Design decode, start of the top module:
module decode(
	clk		,
	rst_n		,
	data_in	,
	data_out	
	);
	input clk;
	input rst_n;
	input [1:0] data_in;	 
	output reg data_out;
	wire [1:0] dis_00,dis_01,dis_10,dis_11;
	wire [31:0] add_1,add_2,add_3,add_4,add_5,add_6,add_7,add_8;
	reg [9:0]	path_s0,path_s1,path_s2,path_s3;   
	reg [31:0]	dis_s0,dis_s1,dis_s2,dis_s3;
	reg [19:0]count_clear;
	assign dis_00=data_in[1]+data_in[0];
	assign dis_01=data_in[1]+(data_in[0]^1'b1);
	assign dis_10=(data_in[1]^1'b1)+data_in[0];
	assign dis_11=(data_in[1]^1'b1)+(data_in[0]^1'b1);
	always @(posedge clk or negedge rst_n)
		if (rst_n==1'b0)
			count_clear<=20'b0;
		else if (count_clear>=20'd50000)
			count_clear<=20'b0;
		else
			count_clear<=count_clear+1'b1;
	assign add_1=dis_00+dis_s0;  
	assign add_2=dis_11+dis_s2;
	always @(posedge clk or negedge rst_n)
	begin
		if (rst_n==1'b0) 
			begin
				path_s0=10'b0;
				dis_s0=32'b0;
			end
		else if (count_clear==20'd50000)
			begin
				path_s0=10'b0;
				dis_s0=32'b0;
			end
		else if (add_1<=add_2)
			begin
				path_s0<={path_s0[8:0],1'b0};
				dis_s0<=add_1;
			end
		else 
			begin
				path_s0<={path_s2[8:0],1'b0};
				dis_s0<=add_2;
			end
	end
	assign add_3=dis_11+dis_s0;
	assign add_4=dis_00+dis_s2;
	always @(posedge clk or negedge rst_n)
	begin
		if (rst_n==1'b0) 
			begin
				path_s1=10'b0;
				dis_s1=32'b0;
			end
		else if (count_clear==20'd50000)
			begin
				path_s1=10'b0;
				dis_s1=32'b0;
			end
		else if (add_3<=add_4)
			begin
				path_s1<={path_s0[8:0],1'b1};
				dis_s1<=add_3;
			end
		else 
			begin
				path_s1<={path_s2[8:0],1'b1};
				dis_s1<=add_4;
			end
	end
	assign add_5=dis_01+dis_s1;
	assign add_6=dis_10+dis_s3;
	always @(posedge clk or negedge rst_n)
	begin
		if (rst_n==1'b0)
			begin
				path_s2=10'b0;
				dis_s2=32'b0;
			end
  ...
Size in the first run: about 2,300 cells after synthesis, about 180 flip-flops, about 5 I/O pins, roughly 19,000 um2 of cells after synthesis.
Settings: LEC_CHECK=0, CAP_MARGIN=20, CORE_MARGIN=2, CORE_UTILIZATION=69, CTS_CLUSTER_SIZE=42, PLACE_DENSITY=0.64, SETUP_SLACK_MARGIN=1.11, SLEW_MARGIN=20; clock period 4.33 ns.
run.sh (not shown) runs the stock make flow with config.mk's settings and CLKGATE_MAP_FILE=.
The baseline never finished: it broke off in 5_1_grt with GRT-0116.
Next try:
--- a/flow/config.mk
+++ b/flow/config.mk
@@ -10,4 +10,2 @@
-export CORE_UTILIZATION = 69
-export CTS_CLUSTER_SIZE = 42
-export PLACE_DENSITY = 0.64
-export SETUP_SLACK_MARGIN = 1.11
+export CORE_UTILIZATION = 72
+export PLACE_DENSITY = 0.6
==> flow/constraint.sdc (replaced) <==
create_clock -name core_clock -period 4.37 [get_ports {clk}]
set_input_delay 0.8740 -clock core_clock [delete_from_list [all_inputs] [get_ports {clk}]]
set_output_delay 0.8740 -clock core_clock [all_outputs]
set_load 0.01 [all_outputs]
Outcome: Now the flow ended with an error in 4_1_cts (DPL-0038); synthesized cell count is unchanged; area after synthesis stays the same; die size is lower by 4.1%.
Next try:
--- a/flow/config.mk
+++ b/flow/config.mk
@@ -11 +11 @@
-export PLACE_DENSITY = 0.6
+export PLACE_DENSITY = 0.4
@@ -12,0 +13 @@
+export TNS_END_PERCENT = 10
==> flow/constraint.sdc (replaced) <==
create_clock -name core_clock -period 4.57 [get_ports {clk}]
set_input_delay 0.9140 -clock core_clock [delete_from_list [all_inputs] [get_ports {clk}]]
set_output_delay 0.9140 -clock core_clock [all_outputs]
set_load 0.01 [all_outputs]
The new run never finished: it broke off in 5_1_grt on GRT-0116. Area after synthesis does not change. Die area stays the same. Synthesized cell count stays the same.
Next try:
--- a/flow/config.mk
+++ b/flow/config.mk
@@ -10,2 +10,2 @@
-export CORE_UTILIZATION = 72
-export PLACE_DENSITY = 0.4
+export CORE_UTILIZATION = 40
+export PLACE_DENSITY = 0.6
@@ -13 +12,0 @@
-export TNS_END_PERCENT = 10
==> flow/constraint.sdc (replaced) <==
create_clock -name core_clock -period 5.89 [get_ports {clk}]
set_input_delay 1.1780 -clock core_clock [delete_from_list [all_inputs] [get_ports {clk}]]
set_output_delay 1.1780 -clock core_clock [all_outputs]
set_load 0.01 [all_outputs]
Outcome: The changed run ran to the end with no violations; area after synthesis does not change; die area goes up by well over a third; synthesized cell count is unchanged.
